==> flow/design.v (excerpt) <==
module riscv #(
    parameter logic[31:0] BootVector = 32'h0000_0000
)(
    input logic clk,
    input logic reset,
    output logic halted,
    input logic unhalt,
    output logic[31:0] i_addr,
    input logic[31:0] i_data,
    output logic[31:0] d_addr,
    output logic[31:0] d_wdata,
    output logic[3:0] d_wstrb,
    input logic[31:0] d_rdata
);
For scale: roughly 1500 flip-flops, roughly 170 I/O pins.
Settings: LEC_CHECK=0, CAP_MARGIN=0, CELL_PAD_IN_SITES_DETAIL_PLACEMENT=0, CELL_PAD_IN_SITES_GLOBAL_PLACEMENT=0, CORE_MARGIN=2, CORE_UTILIZATION=71, CTS_CLUSTER_DIAMETER=60, CTS_CLUSTER_SIZE=39, GPL_ROUTABILITY_DRIVEN=1, GPL_TIMING_DRIVEN=1, MIN_ROUTING_LAYER=met1, SETUP_SLACK_MARGIN=-0.26, SLEW_MARGIN=25, TNS_END_PERCENT=80; clock period 5.18 ns.
run.sh (not shown) runs the stock make flow with config.mk's settings and CLKGATE_MAP_FILE=.
The first run stopped in global routing, error GRT-0116.
Then changed:
==> flow/config.mk (replaced) <==
export PLATFORM = sky130hd
export DESIGN_NAME = riscv
export DESIGN_NICKNAME = riscv
export VERILOG_FILES = /design/flow/design.v
export SDC_FILE = /design/flow/constraint.sdc
export NUM_CORES = 4
export LEC_CHECK = 0
export CAP_MARGIN = 20
export CORE_MARGIN = 2
export CORE_UTILIZATION = 44
export SLEW_MARGIN = 20
==> flow/constraint.sdc (replaced) <==
create_clock -name core_clock -period 8.2 [get_ports {clk}]
set_input_delay 1.6400 -clock core_clock [delete_from_list [all_inputs] [get_ports {clk}]]
set_output_delay 1.6400 -clock core_clock [all_outputs]
set_load 0.01 [all_outputs]
This time the run went through all stages and came out clean; area after synthesis is unchanged; die area rose by 61%; synthesized cell count is unchanged.
Then changed:
--- a/flow/config.mk
+++ b/flow/config.mk
@@ -9,3 +9,4 @@
 export CORE_MARGIN = 2
-export CORE_UTILIZATION = 44
+export CORE_UTILIZATION = 66
+export SETUP_SLACK_MARGIN = -0.27
 export SLEW_MARGIN = 20
==> flow/constraint.sdc (replaced) <==
create_clock -name core_clock -period 5.05 [get_ports {clk}]
set_input_delay 1.0100 -clock core_clock [delete_from_list [all_inputs] [get_ports {clk}]]
set_output_delay 1.0100 -clock core_clock [all_outputs]
set_load 0.01 [all_outputs]
The changed run stopped in global routing with ODB-0269.
Area after synthesis does not change.
Die size came out lower by a quarter to a third.
Synthesized cell count does not change.
Then changed:
--- a/flow/config.mk
+++ b/flow/config.mk
@@ -9,4 +9,4 @@
 export CORE_MARGIN = 2
-export CORE_UTILIZATION = 66
-export SETUP_SLACK_MARGIN = -0.27
+export CORE_UTILIZATION = 59
+export SETUP_SLACK_MARGIN = 1.74
 export SLEW_MARGIN = 20
==> flow/constraint.sdc (replaced) <==
create_clock -name core_clock -period 6.93 [get_ports {clk}]
set_input_delay 1.3860 -clock core_clock [delete_from_list [all_inputs] [get_ports {clk}]]
set_output_delay 1.3860 -clock core_clock [all_outputs]
set_load 0.01 [all_outputs]
Outcome: The changed run passed the timing, design-rule and antenna checks. Synthesized area is unchanged. Die size goes up by about 12%. Synthesized cell count does not change.
Then changed:
--- a/flow/config.mk
+++ b/flow/config.mk
@@ -9,4 +9,3 @@
 export CORE_MARGIN = 2
-export CORE_UTILIZATION = 59
-export SETUP_SLACK_MARGIN = 1.74
+export CORE_UTILIZATION = 32
 export SLEW_MARGIN = 20
==> flow/constraint.sdc (replaced) <==
create_clock -name core_clock -period 13.2 [get_ports {clk}]
set_input_delay 2.6400 -clock core_clock [delete_from_list [all_inputs] [get_ports {clk}]]
set_output_delay 2.6400 -clock core_clock [all_outputs]
set_load 0.01 [all_outputs]
What happened:
- first-iteration DRC count falls by 26%
- die size rises by 83%
- combinational power falls by 54%
- via count falls by 4.3%
- cell count rises by 16%
- total power falls by 49%
- setup slack is better by 3.4 ns
- register-to-register slack is better by 3.4 ns
- critical path depth rises by 2
Then changed:
--- a/flow/config.mk
+++ b/flow/config.mk
@@ -9,3 +9,3 @@
 export CORE_MARGIN = 2
-export CORE_UTILIZATION = 32
+export CORE_UTILIZATION = 40
 export SLEW_MARGIN = 20
==> flow/constraint.sdc (replaced) <==
create_clock -name core_clock -period 8.2 [get_ports {clk}]
set_input_delay 1.6400 -clock core_clock [delete_from_list [all_inputs] [get_ports {clk}]]
set_output_delay 1.6400 -clock core_clock [all_outputs]
set_load 0.01 [all_outputs]
Combinational power grows by well over a third.
Die area shrinks by about a fifth.
Flip-flop count stays the same.
Global-route usage grows by 6.3 points.
Sequential power grows by well over a third.
Wire length grows slightly.

========
## build 10
Starting RTL as in the previous note.
export LEC_CHECK = 0
export ABC_AREA = 0
export CAP_MARGIN = 20
export CELL_PAD_IN_SITES_GLOBAL_PLACEMENT = 2
export CORE_ASPECT_RATIO = 1.84
export CORE_MARGIN = 2
export CORE_UTILIZATION = 40
export CTS_CLUSTER_SIZE = 17
export GPL_ROUTABILITY_DRIVEN = 0
export GPL_TIMING_DRIVEN = 0
export PLACE_DENSITY_LB_ADDON = 0.18
export SETUP_SLACK_MARGIN = 1.61
export SLEW_MARGIN = 20
export TNS_END_PERCENT = 65
create_clock -name core_clock -period 10.0 [get_ports {clk}]
Every stage of the flow completed for build 10, and the final layout passed the timing, design-rule and antenna checks.
Changes in build 37 relative to build 10:
Settings: clearing SETUP_SLACK_MARGIN, which used to be 1.61; clearing GPL_ROUTABILITY_DRIVEN, which used to be 0; clearing CTS_CLUSTER_SIZE, which used to be 17; clearing CELL_PAD_IN_SITES_GLOBAL_PLACEMENT, which used to be 2; clearing CORE_ASPECT_RATIO, which used to be 1.84; clearing ABC_AREA, which used to be 0; clearing GPL_TIMING_DRIVEN, which used to be 0; swapping 40 for 56 in CORE_UTILIZATION; clearing TNS_END_PERCENT, which used to be 65; clearing PLACE_DENSITY_LB_ADDON, which used to be 0.18; swapping 10.0 for 5.44 in the clock period (ns, I/O delays scaled along).
Results
- Build 37 vs build 10 — relative contribution of combinational cells to total power rose 2.0 points.
- Of the two values seen for launching instance or port of the critical path, mw_reg.flope.q[31] was produced by build 10 and de_reg.flope.q[200] by build 37.
- Summary: with build 10 as the reference, power density relative to cell area in build 37 moved up by more than half.
- Complete run, failing final checks: build 37, reason setup timing.
- Cell count (lower): build 37
Modified inputs, build 60 compared to build 37
Settings: changing CORE_UTILIZATION from 56 to 59; changing the clock period (ns, I/O delays scaled along) from 5.44 to 4.7.
## What came out
FAIL for each of build 37 and build 60. Build 37 finished all stages; however, its layout fails the closing checks, the failures being setup timing. Build 60 vs. build 37: total detailed-routing wirelength went up by about 2.8%. Comparing area share of buffers outside the clock network for build 37 and build 60, the bigger number came from build 60. Sort build 37 and build 60 by combinational power share desc -> top: build 60. Core util | build 60 vs build 37 | build 60 higher. Taking build 37 as the reference, in build 60 die area down 5.0%, time the final worst path needs with I/O delays and setup fell 26 ps. Looking at clock-buffer cell count, build 60 sits above build 37. Relative to build 37, non-clock buffer instance count of the final layout has increased by 38 in build 60. Global-route usage up 3.2 points in build 60 wrt build 37.
Here is what was changed in the inputs of build 65 compared with build 60.
Settings: swapping 59 for 58 in CORE_UTILIZATION; putting SETUP_SLACK_MARGIN at 1.51 where nothing was set; swapping 4.7 for 5.44 in the clock period (ns, I/O delays scaled along).
[summary]
- Looking only at number of well-tap cells placed, and setting everything else aside, the higher value of build 60 and build 65 goes to build 65.
- Status build 65: flow complete, layout not clean - setup timing
- Build 65 against build 60: iteration count of the initial detailed-routing pass fell 1; setup slack shows an increase of 770 ps; area after synthesis has remained practically unchanged.

========
riscv again, from the RTL that the note above started with.
// riscv
module riscv #(
    parameter logic[31:0] BootVector = 32'h0000_0000
)(
    input logic clk,
    input logic reset,
    output logic halted,
    input logic unhalt,
    output logic[31:0] i_addr,
    input logic[31:0] i_data,
    output logic[31:0] d_addr,
    output logic[31:0] d_wdata,
    output logic[3:0] d_wstrb,
    input logic[31:0] d_rdata
);
make LEC_CHECK=0 CAP_MARGIN=25 CELL_PAD_IN_SITES_DETAIL_PLACEMENT=0 CELL_PAD_IN_SITES_GLOBAL_PLACEMENT=0 CORE_MARGIN=2 CORE_UTILIZATION=72 CTS_CLUSTER_DIAMETER=355 CTS_CLUSTER_SIZE=51 GPL_ROUTABILITY_DRIVEN=0 GPL_TIMING_DRIVEN=1 MIN_ROUTING_LAYER=met1 PLACE_DENSITY_LB_ADDON=0.0 SETUP_SLACK_MARGIN=-0.15 SLEW_MARGIN=25 TNS_END_PERCENT=80 finish   # period 3.16 ns
The starting point stopped in 5_1_grt (GRT-0116).
Rerun with:
CORE_UTILIZATION = 66   (was 72)
CTS_CLUSTER_DIAMETER = 60   (was 355)
CTS_CLUSTER_SIZE = 17   (was 51)
GPL_ROUTABILITY_DRIVEN = 1   (was 0)
PLACE_DENSITY_LB_ADDON = unset   (was 0.0)
SETUP_SLACK_MARGIN = 1.38   (was -0.15)
clock period = 5.31 ns   (was 3.16 ns; I/O delays follow)
After rerunning: The new run stopped in 5_1_grt on GRT-0232; die size goes up by 9.0%; synthesized area does not change; synthesized cell count does not change.
Rerun with:
CAP_MARGIN = 0   (was 25)
CORE_UTILIZATION = 70   (was 66)
SETUP_SLACK_MARGIN = 0.6   (was 1.38)
The changed run aborted during 5_1_grt.
Die size falls by a few percent.
Synthesized cell count is unchanged.
Synthesized area is unchanged.
Rerun with:
CAP_MARGIN = 25   (was 0)
CTS_CLUSTER_SIZE = 41   (was 17)
clock period = 5.18 ns   (was 5.31 ns; I/O delays follow)
The new run stopped in 5_1_grt on GRT-0116.
Synthesized cell count stays the same.
Die size stays the same.
Area after synthesis is unchanged.
Rerun with:
CORE_UTILIZATION = 72   (was 70)
CTS_CLUSTER_DIAMETER = 28   (was 60)
CTS_CLUSTER_SIZE = 51   (was 41)
GPL_ROUTABILITY_DRIVEN = 0   (was 1)
PLACE_DENSITY_LB_ADDON = 0.0   (was unset)
SETUP_SLACK_MARGIN = 1.22   (was 0.6)
clock period = 4.09 ns   (was 5.18 ns; I/O delays follow)
Outcome: Now the flow died in 4_1_cts with DPL-0033. Die size shrinks by 2.7%. Synthesized cell count stays the same. Area after synthesis is unchanged.
Rerun with:
CAP_MARGIN = 20   (was 25)
CELL_PAD_IN_SITES_DETAIL_PLACEMENT = unset   (was 0)
CELL_PAD_IN_SITES_GLOBAL_PLACEMENT = unset   (was 0)
CORE_UTILIZATION = 59   (was 72)
CTS_CLUSTER_DIAMETER = unset   (was 28)
CTS_CLUSTER_SIZE = unset   (was 51)
GPL_ROUTABILITY_DRIVEN = unset   (was 0)
GPL_TIMING_DRIVEN = unset   (was 1)
MIN_ROUTING_LAYER = unset   (was met1)
PLACE_DENSITY_LB_ADDON = unset   (was 0.0)
SETUP_SLACK_MARGIN = unset   (was 1.22)
SLEW_MARGIN = 20   (was 25)
TNS_END_PERCENT = unset   (was 80)
clock period = 5.29 ns   (was 4.09 ns; I/O delays follow)
Now the flow completed and failed the layout checks on setup timing; die size increases by 22%; synthesized area stays the same; synthesized cell count does not change.

========
riscv again, from the RTL that the note above started with.
==> flow/design.v (excerpt) <==
module riscv #(
    parameter logic[31:0] BootVector = 32'h0000_0000
)(
    input logic clk,
    input logic reset,
    output logic halted,
    input logic unhalt,
    output logic[31:0] i_addr,
    input logic[31:0] i_data,
    output logic[31:0] d_addr,
    output logic[31:0] d_wdata,
    output logic[3:0] d_wstrb,
    input logic[31:0] d_rdata
);
Settings: LEC_CHECK=0, CAP_MARGIN=0, CELL_PAD_IN_SITES_DETAIL_PLACEMENT=2, CELL_PAD_IN_SITES_GLOBAL_PLACEMENT=0, CORE_MARGIN=3, CORE_UTILIZATION=26, CTS_CLUSTER_DIAMETER=60, CTS_CLUSTER_SIZE=28, GPL_ROUTABILITY_DRIVEN=0, GPL_TIMING_DRIVEN=0, HOLD_SLACK_MARGIN=0.13, MAX_ROUTING_LAYER=met5, MIN_ROUTING_LAYER=met1, PLACE_DENSITY_LB_ADDON=0.3, SETUP_SLACK_MARGIN=1.34, SLEW_MARGIN=0, TNS_END_PERCENT=15; clock period 6.66 ns.
The first run ran to the end with violations: capacitance limit, slew limit, setup timing.
Edit:
- CAP_MARGIN: 0 -> 5
- CELL_PAD_IN_SITES_DETAIL_PLACEMENT: 2 -> unset
- CELL_PAD_IN_SITES_GLOBAL_PLACEMENT: 0 -> unset
- CORE_MARGIN: 3 -> 2
- CORE_UTILIZATION: 26 -> 70
- CTS_CLUSTER_DIAMETER: 60 -> unset
- CTS_CLUSTER_SIZE: 28 -> 37
- GPL_ROUTABILITY_DRIVEN: 0 -> unset
- GPL_TIMING_DRIVEN: 0 -> unset
- HOLD_SLACK_MARGIN: 0.13 -> unset
- MAX_ROUTING_LAYER: met5 -> unset
- MIN_ROUTING_LAYER: met1 -> unset
- PLACE_DENSITY_LB_ADDON: 0.3 -> unset
- SETUP_SLACK_MARGIN: 1.34 -> unset
- SLEW_MARGIN: 0 -> 20
- TNS_END_PERCENT: 15 -> unset
- clock period: 6.66 -> 5.29 ns (I/O delays scaled with it)
This time the run never finished: it broke off in 5_1_grt.
Die area is lower by 63%.
Synthesized area stays the same.
Synthesized cell count stays the same.
Edit:
- CAP_MARGIN: 5 -> 20
- CORE_UTILIZATION: 70 -> 68
- CTS_CLUSTER_SIZE: 37 -> 36
- SETUP_SLACK_MARGIN: unset -> 1.54
The new run failed in 5_1_grt on GRT-0116.
Die size came out higher by 2.9%.
Synthesized cell count does not change.
Synthesized area does not change.
Edit:
- CORE_UTILIZATION: 68 -> 71
- CTS_CLUSTER_SIZE: 36 -> unset
- MAX_ROUTING_LAYER: unset -> met4
- SETUP_SLACK_MARGIN: 1.54 -> unset
- clock period: 5.29 -> 8.4 ns (I/O delays scaled with it)
Result:
- The changed run aborted during 5_1_grt, error GRT-0116
- area after synthesis stays the same
- synthesized cell count is unchanged
- die area is lower by 4.2%

========
riscv again, from the RTL that the note above started with.
make LEC_CHECK=0 ABC_AREA=0 CAP_MARGIN=20 CELL_PAD_IN_SITES_GLOBAL_PLACEMENT=2 CORE_ASPECT_RATIO=1.84 CORE_MARGIN=2 CORE_UTILIZATION=40 CTS_CLUSTER_SIZE=17 GPL_ROUTABILITY_DRIVEN=0 GPL_TIMING_DRIVEN=1 PLACE_DENSITY_LB_ADDON=0.18 SETUP_SLACK_MARGIN=2.21 SLEW_MARGIN=20 finish   # period 10.0 ns
The starting point finished clean.
Edit:
Settings changed: CELL_PAD_IN_SITES_DETAIL_PLACEMENT from default to 2, CORE_MARGIN 2 to 8, CTS_CLUSTER_SIZE 17 to 66, GPL_TIMING_DRIVEN 1 to 0, HOLD_SLACK_MARGIN from default to 0.17, MAX_ROUTING_LAYER from default to met4, SETUP_SLACK_MARGIN 2.21 to default, TNS_END_PERCENT from default to 65.
=>
- The changed run finished but fails on negative setup slack
- clock power hardly moves
- worst setup slack got worse by 2.4 ns
- core utilization grows by 1.4 points
- sequential share of layout area shrinks by 1.5 points
- routed wire length grows by 21%
- maximum frequency shrinks by 24%
- die area grows by 5.7%
- power grows by 4.6%
Edit:
Settings changed: CELL_PAD_IN_SITES_DETAIL_PLACEMENT 2 to default, MAX_ROUTING_LAYER met4 to default, SETUP_SLACK_MARGIN from default to 1.61.
- Now the flow ran to the end with no violations
- sequential cell count is unchanged
- total power is lower by 0.45%
- register-to-register slack improves by 1.8 ns
- routed wire length falls by about 7%
- core utilization went up by 0.19 points
Edit:
Settings changed: ABC_AREA 0 to default, CELL_PAD_IN_SITES_GLOBAL_PLACEMENT 2 to default, CORE_MARGIN 8 to 9, CTS_CLUSTER_SIZE 66 to 17, HOLD_SLACK_MARGIN 0.17 to default, SETUP_SLACK_MARGIN 1.61 to default, TNS_END_PERCENT 65 to default.
=> Clock skew drops by 0.0070 ns. Hold slack degrades by 0.0090 ns. Sequential power is about the same. Routed wire length drops by 3.3%. Critical path depth climbs by 5. Core utilization barely changes. Combinational power climbs by about 1%. Final cell count barely changes.
Power figures rest on the tool's default switching activity, not on a simulated workload.
